==> flow/design.v (excerpt) <==
module top_button_handler(
    input wire clk,
    input wire rst,
    input wire [3:0] btn,                
    input wire [3:0] sw_p,               
    input wire sw_au,                    
    input wire update_money,
    output reg [3:0] seg_0_data,         
    output reg [3:0] seg_1_data,         
    output reg [3:0] seg_2_data,         
    output reg [3:0] seg_3_data,          
    output wire rs, rw, en,
    output reg [3:0] led,
    output wire [7:0] data
);
Size in the first run: about 4600 cells after synthesis, ~470 flip-flops, ~43 I/O pins, roughly 38000 um^2 of cells after synthesis.
Settings: LEC_CHECK=0, CAP_MARGIN=20, CORE_MARGIN=10, CORE_UTILIZATION=40, CTS_CLUSTER_DIAMETER=109, HOLD_SLACK_MARGIN=-0.09, PLACE_DENSITY_LB_ADDON=0.14, SLEW_MARGIN=20; clock period 25.5 ns.
run.sh (not shown) runs the stock make flow with config.mk's settings and CLKGATE_MAP_FILE=.
The first run passed the timing, design-rule and antenna checks.
Then changed:
ABC_AREA = 1   (was not set)
CORE_MARGIN = 2   (was 10)
CORE_UTILIZATION = 70   (was 40)
CTS_CLUSTER_DIAMETER = 379   (was 109)
CTS_CLUSTER_SIZE = 21   (was not set)
HOLD_SLACK_MARGIN = not set   (was -0.09)
PLACE_DENSITY_LB_ADDON = not set   (was 0.14)
clock period = 15.3 ns   (was 25.5 ns; I/O delays follow)
This time the run ran to the end with violations: max-capacitance violations, max-slew violations, negative setup slack.
Routed wire length rose by a quarter to a third.
Utilization rose by 44 points.
First-iteration DRC count rose to 2.8 times its value.
Clock-buffer cell count fell by 42.
Final cell count rose by roughly a tenth.
Cell area rose by roughly a tenth.
Global-route usage rose by 18 points.
Critical path depth rose by 73.
Synthesized area barely changes.
Maximum frequency rose by a few percent.
Then changed:
ABC_AREA = not set   (was 1)
CORE_UTILIZATION = 22   (was 70)
CTS_CLUSTER_DIAMETER = not set   (was 379)
CTS_CLUSTER_SIZE = not set   (was 21)
clock period = 21.0 ns   (was 15.3 ns; I/O delays follow)
With this change the flow finished clean.
Flip-flop count stays the same.
Die size increases to 3.1 times its value.
Clock skew decreases by 0.0053 ns.
Via count decreases by about 20%.
Setup slack improves by 8.2 ns.
Then changed:
ABC_AREA = 1   (was not set)
CORE_UTILIZATION = 70   (was 22)
SETUP_SLACK_MARGIN = 4.11   (was not set)
clock period = 22.3 ns   (was 21.0 ns; I/O delays follow)
Result: Flip-flop count does not change. Hold slack loses 0.0032 ns. Maximum frequency rises by 16%. Wire length goes down by about 9%. Critical path depth goes up by 77. Design area drops by 4.8%. Clock-buffer cell count fell by 13. Die size drops by 68%. Setup slack gains 4.0 ns. First-iteration DRC count increases by 9.1%.

## wip/delta
top_button_handler again, from the RTL that the note above started with.
==> flow/config.mk <==
export PLATFORM = sky130hd
export DESIGN_NAME = top_button_handler
export DESIGN_NICKNAME = top_button_handler
export VERILOG_FILES = /design/flow/design.v
export SDC_FILE = /design/flow/constraint.sdc
export NUM_CORES = 4
export LEC_CHECK = 0
export ABC_AREA = 1
export CAP_MARGIN = 40
export CELL_PAD_IN_SITES_DETAIL_PLACEMENT = 2
export CORE_MARGIN = 2
export CORE_UTILIZATION = 28
export CTS_CLUSTER_DIAMETER = 299
export GPL_ROUTABILITY_DRIVEN = 0
export GPL_TIMING_DRIVEN = 0
export MAX_ROUTING_LAYER = met5
export PLACE_DENSITY_LB_ADDON = 0.07
export SETUP_SLACK_MARGIN = 3.39
export SLEW_MARGIN = 20
export TNS_END_PERCENT = 65
==> flow/constraint.sdc <==
create_clock -name core_clock -period 37.0 [get_ports {clk}]
set_input_delay 7.4000 -clock core_clock [delete_from_list [all_inputs] [get_ports {clk}]]
set_output_delay 7.4000 -clock core_clock [all_outputs]
set_load 0.01 [all_outputs]
wip/delta closes out successfully: all stages finished, all timing, DRC and antenna checks passed.
--- input diff wip/delta..wip/raven ---
Settings: swapping 28 for 70 in CORE_UTILIZATION; swapping 3.39 for 4.02 in SETUP_SLACK_MARGIN; clearing CELL_PAD_IN_SITES_DETAIL_PLACEMENT, which used to be 2; swapping 40 for 20 in CAP_MARGIN; clearing TNS_END_PERCENT, which used to be 65; clearing PLACE_DENSITY_LB_ADDON, which used to be 0.07; clearing GPL_TIMING_DRIVEN, which used to be 0; swapping 299 for 30 in CTS_CLUSTER_DIAMETER; clearing MAX_ROUTING_LAYER, which used to be met5; clearing GPL_ROUTABILITY_DRIVEN, which used to be 0; swapping 37.0 for 15.2 in the clock period (ns, I/O delays scaled along).
## What came out
- The remaining runs in wip/delta and wip/raven completed every stage, whereas wip/raven halted early.
- wip/raven | ERROR | global routing (5_1_grt)
- ~same flop and latch count out of synthesis in wip/raven and wip/delta
- Compared wip/raven vs wip/delta, and die width is down in wip/raven.
- Comparing wip/raven and wip/delta, the lower placeable core region is on wip/raven.
- In the reports for wip/raven and wip/delta, the larger number of resized instances in the post-cts repair step belongs to wip/raven.
- The die used by wip/raven is smaller than the one used by wip/delta.
Here is what was changed in the inputs of wip/maple compared with wip/raven.
Settings: SETUP_SLACK_MARGIN no longer set, was 4.02; CAP_MARGIN now 15, was 20; CTS_CLUSTER_SIZE now 19, previously not set; CTS_CLUSTER_DIAMETER now 98, was 30; CORE_UTILIZATION now 72, was 70; SLEW_MARGIN now 40, was 20; the clock period (ns, I/O delays scaled along) now 17.0, was 15.2.
[summary]
- wip/maple completed every stage of the flow, and the final layout passed the timing, design-rule and antenna checks.
- Looking at area of the core region across wip/raven and wip/maple, the one that comes out higher is wip/raven.
- wip/maple against wip/raven: deepest level of the CTS H-tree fell by 2; number of enable flip-flop cells stayed essentially flat; chip width fell by about 1.4%.
- Compared with wip/raven, in wip/maple die size shows a reduction of about 2.7%, final HPWL from detailed placement lower.
- Taking wip/maple over wip/raven, the placed instance area ratio works out to 0.947.
Here is what was changed in the inputs of wip/harbor compared with wip/maple.
Settings: ABC_AREA no longer set, was 1; CTS_CLUSTER_DIAMETER no longer set, was 98; SLEW_MARGIN now 20, was 40; CORE_UTILIZATION now 40, was 72; CAP_MARGIN now 20, was 15; CTS_CLUSTER_SIZE no longer set, was 19; the clock period (ns, I/O delays scaled along) now 21.0, was 17.0.
--- outcome ---
Sort wip/harbor and wip/maple by sequential share of layout area, descending, and wip/harbor comes first. In the reports for wip/harbor and wip/maple, the smaller worst setup slack before clock tree synthesis belongs to wip/maple. Minimum clock period after layout on wip/harbor is up relative to wip/maple.
